## rv32i_core
module rv32i_core(clk,rst,imem_data,dmem_rdata,  
                  imem_addr,dmem_addr,dmem_wdata,dmem_we,dmem_size  
                  );
For scale: roughly 170 I/O pins.
clock: 5.58 ns
lec_check: 0
cap_margin: 20
core_margin: 2
core_utilization: 68
cts_cluster_size: 41
setup_slack_margin: 1.31
slew_margin: 20
run.sh (not shown) runs the stock make flow with config.mk's settings and CLKGATE_MAP_FILE=.
The starting point failed in global routing, error GRT-0232.
Then changed:
--- a/flow/config.mk
+++ b/flow/config.mk
@@ -10,3 +10 @@
-export CORE_UTILIZATION = 68
-export CTS_CLUSTER_SIZE = 41
-export SETUP_SLACK_MARGIN = 1.31
+export CORE_UTILIZATION = 40
==> flow/constraint.sdc (replaced) <==
create_clock -name core_clock -period 7.86 [get_ports {clk}]
set_input_delay 1.5720 -clock core_clock [delete_from_list [all_inputs] [get_ports {clk}]]
set_output_delay 1.5720 -clock core_clock [all_outputs]
set_load 0.01 [all_outputs]
After rerunning: The changed run finished clean; die area climbs by 69%; synthesized area stays the same; synthesized cell count does not change.

---

## v38
Starting RTL as in the previous note.
## rv32i_core
module rv32i_core(clk,rst,imem_data,dmem_rdata,  
                  imem_addr,dmem_addr,dmem_wdata,dmem_we,dmem_size  
                  );
Settings: LEC_CHECK=0, ABC_AREA=1, CAP_MARGIN=35, CELL_PAD_IN_SITES_DETAIL_PLACEMENT=2, CORE_MARGIN=2, CORE_UTILIZATION=71, CTS_CLUSTER_DIAMETER=183, CTS_CLUSTER_SIZE=56, GPL_ROUTABILITY_DRIVEN=0, GPL_TIMING_DRIVEN=0, MIN_ROUTING_LAYER=met2, SLEW_MARGIN=5; clock period 12.3 ns.
v38: it failed with a tool error in detailed placement (3_5_place_dp), so there are no final results.
Inputs modified between v38 and v14:
- clearing CTS_CLUSTER_DIAMETER, which used to be 183
- clearing GPL_TIMING_DRIVEN, which used to be 0
- swapping 5 for 30 in SLEW_MARGIN
- clearing GPL_ROUTABILITY_DRIVEN, which used to be 0
- clearing ABC_AREA, which used to be 1
- clearing MIN_ROUTING_LAYER, which used to be met2
- swapping 71 for 66 in CORE_UTILIZATION
- clearing CELL_PAD_IN_SITES_DETAIL_PLACEMENT, which used to be 2
- swapping 56 for 21 in CTS_CLUSTER_SIZE
- swapping 12.3 for 5.78 in the clock period (ns, I/O delays scaled along)
- Status(v14) = ERROR, stage = global routing (5_1_grt)
- v14 ends up with a simple-gate portion of the synthesized area that is 13 points lower than in v38.
- In v14 the synthesized-area fraction occupied by ao, oa, aoi and oai cells turned out 7.2 points lower than in v38.
- v14 against v38: die extent in y climbed about 2.7%, area of the mapped netlist lost 1.8%, die area increased by about 5.6% relative to the old numbers.
- Going from v38 to v14, gate count of the mapped netlist now sits lower, starting density of the core now sits lower.
- v14 vs v38, Yosys chip area went down by 1.8%.
Edits applied to the flow inputs when going from v14 to v30:
- CTS_CLUSTER_SIZE: 21 -> 35
- CAP_MARGIN: 35 -> 5
### Flow results
Seen in the log of v30: GRT-0232 during global routing (5_1_grt), after which the run never completed.
Diff v14..v30 | adder-cell area share of the yosys netlist | unchanged
Compared with v14, in v30 chip area in the Yosys report barely changed, total core area barely changed, area of placed instances barely changed, buffer count from post-CTS setup fixing dropped 8.3%.
v30 -> v14: basic-gate share of the synthesized area counting and, or, nand and nor cells delta 0, exact match
Per the comparison of v30 with v14, starting utilization of the core area now sits at about the same level; number of top-level design ports has remained practically unchanged; post-synthesis compound-gate area fraction has remained practically unchanged.
v14 → v30: cell count after placement essentially unchanged, number of cells upsized or downsized after cts shrank by 6.
Setup changes, v30 to v11
- setting SETUP_SLACK_MARGIN to 1.43 for the first time
- changing CTS_CLUSTER_SIZE from 35 to 41
- changing SLEW_MARGIN from 30 to 20
- changing CAP_MARGIN from 5 to 20
- changing the clock period (ns, I/O delays scaled along) from 5.78 to 5.71
global routing (5_1_grt): v11 exited with error
The post-cts gate resize count of v11 exceeds that of v30 by about 80%.
Comparing v11 with v30, the height of the die came out essentially unchanged.
v11: placed wire-length estimate is about 2.5% higher than what v30 reported.
Number of cells in the design after placement delta (v11 -> v30): insignificant
Diff v30..v11 | number of distinct library cells after synthesis | unchanged
v30 -> v11: weighted congestion reported at the end of routability-driven placement flat
Status: number of standard-cell rows in the floorplan parity (v30, v11)
Compared with v30, in v11 buffer count from post-CTS setup fixing went up 45%, I/O pin count held, number of clock buffers inserted by TritonCTS went down about 2.5%.

---

rv32i_core again, from the RTL that the note above started with.
make LEC_CHECK=0 CAP_MARGIN=5 CORE_ASPECT_RATIO=1.33 CORE_MARGIN=4 CORE_UTILIZATION=28 GPL_TIMING_DRIVEN=0 PLACE_DENSITY=0.6 SLEW_MARGIN=20 TNS_END_PERCENT=100 finish   # period 7.11 ns
The baseline produced a layout that fails on setup timing.
Change:
- CAP_MARGIN: 5 -> 20
- CORE_ASPECT_RATIO: 1.33 -> default
- CORE_MARGIN: 4 -> 2
- CORE_UTILIZATION: 28 -> 67
- CTS_CLUSTER_SIZE: default -> 36
- GPL_TIMING_DRIVEN: 0 -> default
- PLACE_DENSITY: 0.6 -> default
- SLEW_MARGIN: 20 -> 35
- TNS_END_PERCENT: 100 -> default
- clock period: 7.11 -> 5.74 ns (I/O delays scaled with it)
=>
- The changed run failed in global routing
- synthesized cell count stays the same
- die area decreases by 59%
- synthesized area does not change
Change:
- CORE_UTILIZATION: 67 -> 58
- CTS_CLUSTER_SIZE: 36 -> 21
- SLEW_MARGIN: 35 -> 20
- clock period: 5.74 -> 4.36 ns (I/O delays scaled with it)
After rerunning: The new run finished with setup timing left; die size is higher by 15%; synthesized area is unchanged; synthesized cell count stays the same.
Change:
- CORE_UTILIZATION: 58 -> 68
- CTS_CLUSTER_SIZE: 21 -> default
- SETUP_SLACK_MARGIN: default -> -0.27
- clock period: 4.36 -> 4.96 ns (I/O delays scaled with it)
Outcome: The new run stopped in global routing with GRT-0232; synthesized area stays the same; synthesized cell count stays the same; die area came out lower by about 15%.

---

rv32i_core again, from the RTL that the note above started with.
Design rv32i_core, start of the top module:
module rv32i_core(clk,rst,imem_data,dmem_rdata,  
                  imem_addr,dmem_addr,dmem_wdata,dmem_we,dmem_size  
                  );
clock: 12.3 ns
lec_check: 0
abc_area: 1
cap_margin: 0
cell_pad_in_sites_detail_placement: 2
core_margin: 2
core_utilization: 71
cts_cluster_diameter: 183
cts_cluster_size: 35
gpl_routability_driven: 0
gpl_timing_driven: 0
max_routing_layer: met4
min_routing_layer: met2
slew_margin: 5
The starting point aborted during detailed placement.
Edit:
Settings changed: CAP_MARGIN 0 to 20, CORE_UTILIZATION 71 to 52, CTS_CLUSTER_SIZE 35 to not set, MAX_ROUTING_LAYER met4 to not set.
Result: The changed run did not get past detailed placement. Die area increases by 36%. Synthesized area is unchanged. Synthesized cell count is unchanged.
Edit:
Settings changed: ABC_AREA 1 to not set, CELL_PAD_IN_SITES_DETAIL_PLACEMENT 2 to not set, CORE_UTILIZATION 52 to 68, CTS_CLUSTER_DIAMETER 183 to not set, CTS_CLUSTER_SIZE set to 41, GPL_ROUTABILITY_DRIVEN 0 to not set, GPL_TIMING_DRIVEN 0 to not set, MIN_ROUTING_LAYER met2 to not set, SETUP_SLACK_MARGIN set to 1.61, SLEW_MARGIN 5 to 20.
Clock period 12.3 ns to 5.6 ns, I/O delays scaled along.
With this change the flow ended with an error in clock tree synthesis.
Area after synthesis is lower by 1.8%.
Synthesized cell count goes down by 39%.
Die size goes down by 25%.
Edit:
Settings changed: ABC_AREA set to 1, CORE_UTILIZATION 68 to 58, CTS_CLUSTER_DIAMETER set to 354, CTS_CLUSTER_SIZE 41 to 21, HOLD_SLACK_MARGIN set to 0.29, SETUP_SLACK_MARGIN 1.61 to not set.
Clock period 5.6 ns to 4.36 ns, I/O delays scaled along.
Outcome:
- This time the run finished with setup timing left
- synthesized area came out higher slightly
- die area came out higher by about a fifth
- synthesized cell count came out higher by well over a third
Edit:
Settings changed: ABC_AREA 1 to not set, CAP_MARGIN 20 to 0, CORE_MARGIN 2 to 3, CORE_UTILIZATION 58 to 65, CTS_CLUSTER_DIAMETER 354 to not set, CTS_CLUSTER_SIZE 21 to 35, GPL_TIMING_DRIVEN set to 1, HOLD_SLACK_MARGIN 0.29 to not set, MAX_ROUTING_LAYER set to met5, MIN_ROUTING_LAYER set to met1, PLACE_DENSITY set to 0.6, SETUP_SLACK_MARGIN set to -0.33.
=> The changed run ended with an error in global routing, error ODB-0269. Synthesized area shrinks by 1.8%. Die size fell by 11%. Synthesized cell count went down by 39%.

---

Setup of build 5:
rv32i_core again, from the RTL that the note above started with.
clock: 6.3 ns
lec_check: 0
cap_margin: 15
core_aspect_ratio: 0.87
core_margin: 2
core_utilization: 72
cts_cluster_size: 37
hold_slack_margin: 0.29
setup_slack_margin: 1.83
slew_margin: 20
tns_end_percent: 10
Build 5 never completed, since it errored out during 5_1_grt.
For build 29, these inputs were changed with respect to build 5:
Settings: SLEW_MARGIN: 20 -> 30; SETUP_SLACK_MARGIN: 1.83 -> unset; CORE_UTILIZATION: 72 -> 66; TNS_END_PERCENT: 10 -> unset; CAP_MARGIN: 15 -> 35; CORE_ASPECT_RATIO: 0.87 -> unset; HOLD_SLACK_MARGIN: 0.29 -> unset; the clock period (ns, I/O delays scaled along): 6.3 -> 5.78.
==> comparison <==
Build 29 did not finish; the tool stopped in 5_1_grt with error GRT-0232. Diff build 5 -> build 29: post-CTS setup buffer count decreased about 55%, placer congestion estimate rose 0.0071, core outline area saw an increase. Taking build 5 as the reference point, the TritonCTS buffer count of build 29 rises by 9. Comparing build 29 against build 5, there is no change at all in average instance area after synthesis.
Edits applied to the flow inputs when going from build 29 to build 17:
Settings: CORE_UTILIZATION now 70, was 66; CAP_MARGIN now 5, was 35; SLEW_MARGIN now 20, was 30; CTS_CLUSTER_SIZE now 41, was 37; the clock period (ns, I/O delays scaled along) now 5.64, was 5.78.
Notes after the runs:
Build 17 did not finish: a tool error stopped it during 5_1_grt.
Build 29 did not run to completion, as it errored out during 5_1_grt.
Cell area after synthesis delta (build 17 -> build 29): insignificant
Comparing build 29 and build 17, the lower total cell area at the placement stage is on build 29.
[build 17] floorplan die area fell 6800 um2 relative to build 29
In build 17 relative to build 29, placeable core area had gone down by a few percent.
Input-level comparison between build 75 and build 17:
Settings: putting SETUP_SLACK_MARGIN at 0.88 where nothing was set; swapping 70 for 72 in CORE_UTILIZATION; swapping 5 for 20 in CAP_MARGIN; swapping 41 for 25 in CTS_CLUSTER_SIZE; swapping 5.64 for 6.17 in the clock period (ns, I/O delays scaled along).
Notes after the runs:
Build 75 | ERROR | 5_1_grt. Compared with build 17, build 75 shows a higher floorplan core density. Going from build 17 to build 75, area of the chip shrinks by 2.7%. Build 75 against build 17: synthesized instance count has remained practically unchanged, final estimated routing congestion in global placement decreased 0.022. As of build 75, row count had fallen slightly compared to build 17. Build 75 vs. build 17: cell count after placement down about 5%; core outline area fell by 3.0%; post-cts sizing count lost 52.
What build 1 does differently from build 75 at the input level:
Settings: CTS_CLUSTER_SIZE: 25 -> 37; PLACE_DENSITY: unset -> 0.64; HOLD_SLACK_MARGIN: unset -> 0.29; SETUP_SLACK_MARGIN: 0.88 -> 1.23; the clock period (ns, I/O delays scaled along): 6.17 -> 4.56.
[summary]
Build 1 is listed as incomplete: the tool reported an error in 4_1_cts and the run ended there.
On distinct cell type count of the synthesized netlist, build 1 and build 75 are basically level.
Reported for build 1 and build 75, share of synthesized cell area in and, or, nand and nor gates turned out identical to the last digit.
When the final numbers for build 1 and build 75 were put side by side, the placer's final routability congestion estimate turned out to be greater in build 1.
Going from build 75 to build 1, pre-CTS worst setup slack now sits lower, I/O pin total held steady.
## Diff of input files: build 85 against build 1
Settings: SETUP_SLACK_MARGIN: 1.23 -> 1.83; PLACE_DENSITY: 0.64 -> unset; the clock period (ns, I/O delays scaled along): 4.56 -> 6.3.
Notes after the runs:
- Stage in which a tool error killed build 85: 5_1_grt.
- As far as area of the core region is concerned, build 1 and build 85 perform about the same.
- Between build 85 and build 1, the chip width does not differ in any meaningful way.
- Build 85: routability-driven placement congestion ratio is 2.0% lower than what build 1 reported.
- Build 85: cell area after placement is 5.7% lower than what build 1 reported.
- Compared with build 1, in build 85 total half-perimeter wirelength after legalization and detailed placement went down; setup slack at placement saw an increase; number of placed instances with taps included shrank by about 8%.
